==> flow/design.v (excerpt) <==
module ArquitecturaHybridARMIPS(input logic clk, reset,
										  output logic [31:0] imem_addr,
										  input logic [31:0] imem_rdata,
										  output logic [31:0] mem_addr,
										  output logic dmem_we,
										  output logic [31:0] dmem_wdata,
										  input logic [31:0] dmem_rdata,
										  output logic pmem_we,
										  output logic [1:0] pmem_wdata,
										  input logic [1:0] pmem_rdata,
										  output logic rf_we,
										  output logic [3:0] rf_waddr,
										  output logic [31:0] rf_wdata);
Size: roughly 6300 cells after synthesis, ~840 flip-flops, about 210 I/O pins.
Settings: LEC_CHECK=0, ABC_AREA=1, CAP_MARGIN=40, CELL_PAD_IN_SITES_DETAIL_PLACEMENT=1, CORE_ASPECT_RATIO=1.42, CORE_MARGIN=2, CORE_UTILIZATION=40, CTS_CLUSTER_DIAMETER=307, GPL_ROUTABILITY_DRIVEN=0, HOLD_SLACK_MARGIN=0.2, MAX_ROUTING_LAYER=met4, MIN_ROUTING_LAYER=met2, PLACE_DENSITY=0.83, SLEW_MARGIN=0, TNS_END_PERCENT=90; clock period 15.9 ns.
run.sh (not shown) runs the stock make flow with config.mk's settings and CLKGATE_MAP_FILE=.
The starting point aborted during global routing (5_1_grt) (GRT-0116).
Next try:
Settings changed: ABC_AREA 1 to unset, CAP_MARGIN 40 to 20, CELL_PAD_IN_SITES_DETAIL_PLACEMENT 1 to unset, CORE_ASPECT_RATIO 1.42 to unset, CORE_UTILIZATION 40 to 58, CTS_CLUSTER_DIAMETER 307 to unset, GPL_ROUTABILITY_DRIVEN 0 to unset, HOLD_SLACK_MARGIN 0.2 to unset, MIN_ROUTING_LAYER met2 to unset, PLACE_DENSITY 0.83 to unset, SLEW_MARGIN 0 to 20, TNS_END_PERCENT 90 to unset.
Clock period 15.9 ns to 10.5 ns, I/O delays scaled along.
=>
- With this change the flow ran to the end with violations: negative setup slack
- synthesized area rises by 3.3%
- die area falls by 29%
- synthesized cell count falls by 15%
Next try:
Settings changed: CORE_UTILIZATION 58 to 66, CTS_CLUSTER_SIZE set to 61.
Clock period 10.5 ns to 12.5 ns, I/O delays scaled along.
Result: Now the flow did not get past global routing (5_1_grt); synthesized cell count does not change; die area drops by 12%; area after synthesis stays the same.
Next try:
Settings changed: CORE_UTILIZATION 66 to 72, PLACE_DENSITY_LB_ADDON set to 0.01, SETUP_SLACK_MARGIN set to 3.41.
Clock period 12.5 ns to 11.9 ns, I/O delays scaled along.
After rerunning:
- The changed run aborted during global routing (5_1_grt) (GRT-0232)
- synthesized cell count stays the same
- area after synthesis is unchanged
- die size drops by about 8%
Next try:
Settings changed: CORE_MARGIN 2 to 5, CORE_UTILIZATION 72 to 27, CTS_CLUSTER_SIZE 61 to unset, MAX_ROUTING_LAYER met4 to unset, PLACE_DENSITY_LB_ADDON 0.01 to unset, SETUP_SLACK_MARGIN 3.41 to unset.
Clock period 11.9 ns to 16.3 ns, I/O delays scaled along.
Result: With this change the flow completed without violations. Synthesized cell count is unchanged. Area after synthesis stays the same. Die area grows to 2.7 times its value.
Next try:
Settings changed: CORE_UTILIZATION 27 to 57.
Clock period 16.3 ns to 8.22 ns, I/O delays scaled along.
=> The new run produced a layout that fails on negative setup slack; non-clock buffer count is higher by 211; setup slack degrades by 5.9 ns; core utilization rose by 35 points; final cell count went down by about a fifth; clock skew came out lower by 0.010 ns; final area increases slightly; combinational power goes up by well over a third; hold slack improves by 0.016 ns; synthesized area does not change; fmax came out higher by about a fifth.

== lane 1 ==
ArquitecturaHybridARMIPS again, from the RTL that the note above started with.
clock: 7.77 ns
lec_check: 0
abc_area: 0
cap_margin: 40
cell_pad_in_sites_detail_placement: 1
core_aspect_ratio: 1.42
core_margin: 2
core_utilization: 40
cts_cluster_diameter: 307
gpl_routability_driven: 0
hold_slack_margin: 0.2
max_routing_layer: met4
min_routing_layer: met2
place_density: 0.83
slew_margin: 0
As the logs show, lane 1 stopped at 5_1_grt after a tool error, so it never reached the end of the flow.
> inputs changed (lane 1 -> lane 2)
Settings: a deleted CELL_PAD_IN_SITES_DETAIL_PLACEMENT that had been 1; a deleted CTS_CLUSTER_DIAMETER that had been 307; a deleted MIN_ROUTING_LAYER that had been met2; a deleted MAX_ROUTING_LAYER that had been met4; a deleted CORE_ASPECT_RATIO that had been 1.42; a deleted HOLD_SLACK_MARGIN that had been 0.2; a deleted ABC_AREA that had been 0; a change of CORE_MARGIN from 2 to 5; a change of CAP_MARGIN from 40 to 20; a deleted PLACE_DENSITY that had been 0.83; a deleted GPL_ROUTABILITY_DRIVEN that had been 0; a change of SLEW_MARGIN from 0 to 20; a change of the clock period (ns, I/O delays scaled along) from 7.77 to 14.0.
Notes after the runs:
The flow did not stop early for lane 2: all stages ran, and the layout cleared the timing, design-rule and antenna checks.
Comparing chip footprint for lane 2 and lane 1, the smaller number came from lane 1.
Taking lane 1 as the reference point, the number of cells in the design after placement of lane 2 falls by 2.3%.
Across both runs, worst slack at placement was higher for lane 2 than for lane 1.
### lane 2 -> lane 3
Settings: HOLD_SLACK_MARGIN: unset -> 0.16; SLEW_MARGIN: 20 -> 15; CAP_MARGIN: 20 -> 10; CTS_CLUSTER_DIAMETER: unset -> 150; the clock period (ns, I/O delays scaled along): 14.0 -> 13.0.
### Flow results
Delta (lane 3 minus lane 2): global placement routability congestion fell about 1.3%; worst hold slack about even; clock skew fell 0.021 ns. Of lane 3 and lane 2, it is lane 3 that has the lower global routing usage on met3. Against lane 2 as the reference, lane 3 delivers a higher net switching power of the design. Diff lane 2..lane 3 | count of nets after finishing | negligible. Diff lane 2 -> lane 3 | global-route usage | decrease of 0.33 points. Re total chip power: lane 3 is 11% up on lane 2. The flow for lane 3 finished, though final verification flagged setup timing. Across both runs, worst setup slack was lower for lane 3 than for lane 2.
For lane 4, these inputs were changed with respect to lane 3:
Settings: CORE_MARGIN: 5 -> 2; CORE_UTILIZATION: 40 -> 68; CTS_CLUSTER_DIAMETER: 150 -> unset; CTS_CLUSTER_SIZE: unset -> 15; HOLD_SLACK_MARGIN: 0.16 -> unset; SLEW_MARGIN: 15 -> 20; ABC_AREA: unset -> 1; CAP_MARGIN: 10 -> 20; the clock period (ns, I/O delays scaled along): 13.0 -> 6.33.
Notes after the runs:
- Relative to lane 3, highest clock rate has gone up in lane 4.
- Lane 4 ends up with higher critical path depth than lane 3 does.
- The run showing the greater final critical-path setup slack is lane 3.
- Across lane 3 and lane 4, no clean finish was achieved.
Edits applied to the flow inputs when going from lane 4 to lane 5:
Settings: ABC_AREA removed (was 1); CTS_CLUSTER_SIZE changed from 15 to 31; MAX_ROUTING_LAYER newly set to met4; the clock period (ns, I/O delays scaled along) changed from 6.33 to 12.5.
In lane 5, the synthesized cell count came out 15% below the value in lane 4. Status: lane 5 FAILED at 5_1_grt (tool error). Between lane 4 and lane 5, the difference in area share of fa/ha/maj cells after synthesis is negligible. Average size of a mapped cell: lane 5 > lane 4.

ArquitecturaHybridARMIPS again, from the RTL that the note above started with.
==> flow/config.mk <==
export PLATFORM = sky130hd
export DESIGN_NAME = ArquitecturaHybridARMIPS
export DESIGN_NICKNAME = ArquitecturaHybridARMIPS
export VERILOG_FILES = /design/flow/design.v
export SDC_FILE = /design/flow/constraint.sdc
export NUM_CORES = 4
export LEC_CHECK = 0
export CAP_MARGIN = 20
export CORE_MARGIN = 5
export CORE_UTILIZATION = 28
export SLEW_MARGIN = 20
==> flow/constraint.sdc <==
create_clock -name core_clock -period 13.7 [get_ports {clk}]
set_input_delay 2.7400 -clock core_clock [delete_from_list [all_inputs] [get_ports {clk}]]
set_output_delay 2.7400 -clock core_clock [all_outputs]
set_load 0.01 [all_outputs]
The starting point completed with no timing, DRC or antenna violations.
Then changed:
--- a/flow/config.mk
+++ b/flow/config.mk
@@ -9,2 +9,3 @@
-export CORE_MARGIN = 5
-export CORE_UTILIZATION = 28
+export CORE_MARGIN = 2
+export CORE_UTILIZATION = 71
+export CTS_CLUSTER_SIZE = 18
==> flow/constraint.sdc (replaced) <==
create_clock -name core_clock -period 12.5 [get_ports {clk}]
set_input_delay 2.5000 -clock core_clock [delete_from_list [all_inputs] [get_ports {clk}]]
set_output_delay 2.5000 -clock core_clock [all_outputs]
set_load 0.01 [all_outputs]
Effect: This time the run ended with an error in global routing (5_1_grt) on GRT-0116. Synthesized cell count does not change. Area after synthesis stays the same. Die area shrinks by 61%.

== run A ==
Starting RTL as in the previous note.
// ArquitecturaHybridARMIPS
module ArquitecturaHybridARMIPS(input logic clk, reset,
										  output logic [31:0] imem_addr,
										  input logic [31:0] imem_rdata,
										  output logic [31:0] mem_addr,
										  output logic dmem_we,
										  output logic [31:0] dmem_wdata,
										  input logic [31:0] dmem_rdata,
										  output logic pmem_we,
										  output logic [1:0] pmem_wdata,
										  input logic [1:0] pmem_rdata,
										  output logic rf_we,
										  output logic [3:0] rf_waddr,
										  output logic [31:0] rf_wdata);
clock: 10.3 ns
lec_check: 0
abc_area: 1
cap_margin: 25
cell_pad_in_sites_detail_placement: 0
core_aspect_ratio: 1.97
core_margin: 10
core_utilization: 41
cts_cluster_diameter: 25
cts_cluster_size: 50
gpl_routability_driven: 1
gpl_timing_driven: 1
max_routing_layer: met5
min_routing_layer: met1
place_density_lb_addon: 0.09
slew_margin: 35
tns_end_percent: 20
Nothing crashed in run A and all stages finished; the problem is that the final layout failed, the offending checks being setup timing.
The following lists how run B was set up differently from run A:
- SLEW_MARGIN: 35 -> 20
- ABC_AREA: 1 -> 0
- MIN_ROUTING_LAYER: met1 -> met2
- GPL_ROUTABILITY_DRIVEN: 1 -> 0
- CAP_MARGIN: 25 -> 20
- PLACE_DENSITY_LB_ADDON: 0.09 -> unset
- PLACE_DENSITY: unset -> 0.77
The remaining runs in run A and run B completed every stage, whereas run B halted early.
Any difference in total of hold buffers inserted after clock tree synthesis between run A and run B is small enough to ignore.
The number of placed instances, taps included in run A is 1.13 times that in run B.
Run A → run B: yosys cell count went down by about 15%; simple-gate area share of the yosys netlist moved down; number of enable flip-flop cells stayed essentially flat.
Summary — chip area, run B relative to run A: higher, by about 3%.
Relative to run A, the average cell area after synthesis measured on run B has increased by more than 10%.
The distinct cell type count after synthesis in run B sits 35 above the value recorded for run A.
Sequential fraction of the synthesis area (higher): run A
Lower synthesized area was reported by run A, not run B.
In the flow results for run B and run A, the number of cell rows is larger on run B.
[inputs] run C vs run B
- clearing CELL_PAD_IN_SITES_DETAIL_PLACEMENT, which used to be 0
- clearing PLACE_DENSITY, which used to be 0.77
- putting SETUP_SLACK_MARGIN at 0.87 where nothing was set
- swapping 10 for 2 in CORE_MARGIN
- clearing GPL_TIMING_DRIVEN, which used to be 1
- clearing CORE_ASPECT_RATIO, which used to be 1.97
- clearing TNS_END_PERCENT, which used to be 20
- clearing GPL_ROUTABILITY_DRIVEN, which used to be 0
- clearing ABC_AREA, which used to be 0
- clearing MIN_ROUTING_LAYER, which used to be met2
- swapping 41 for 58 in CORE_UTILIZATION
- clearing CTS_CLUSTER_SIZE, which used to be 50
- clearing CTS_CLUSTER_DIAMETER, which used to be 25
- clearing MAX_ROUTING_LAYER, which used to be met5
- swapping 10.3 for 8.14 in the clock period (ns, I/O delays scaled along)
Results
Run C completed end to end; final checks failed (setup timing). On worst-case setup slack after placement, run C does worse than run B. Row number of H-tree levels: run C lower / run B higher. Between run B and run C, number of buffers inserted during clock tree synthesis is higher for run B, run C comes in under that. NOTE core outline area run B->run C decreased by more than a quarter. Reported for run B and run C, summed instance area of the synthesized netlist turned out identical to the last digit. In the flow results for run B and run C, the cell area reported after detailed placement is larger on run C.
[inputs] run D vs run C
- SETUP_SLACK_MARGIN no longer set, was 0.87
- CORE_UTILIZATION now 72, was 58
- ABC_AREA now 0, previously not set
- CTS_CLUSTER_SIZE now 15, previously not set
- the clock period (ns, I/O delays scaled along) now 7.48, was 8.14
- Run D: GRT-0116 in global routing (5_1_grt) -> run aborted
- | core utilization before placement | higher: run D |
- Against run C, area of the die in run D fell by more than 10%.
- Run C → run D: number of rows created at floorplan down 10%, placement-stage worst setup slack down 0.42 ns, area of the core down about 20%.
- Area of placed instances for run D: about 0.7% down relative to run C
- As far as number of clock sinks goes, run C and run D are indistinguishable; the numbers are identical.
- Run D -> run C: post-synthesis sequential element count delta 0, exact match
Power is estimated from default activity; no workload was simulated.
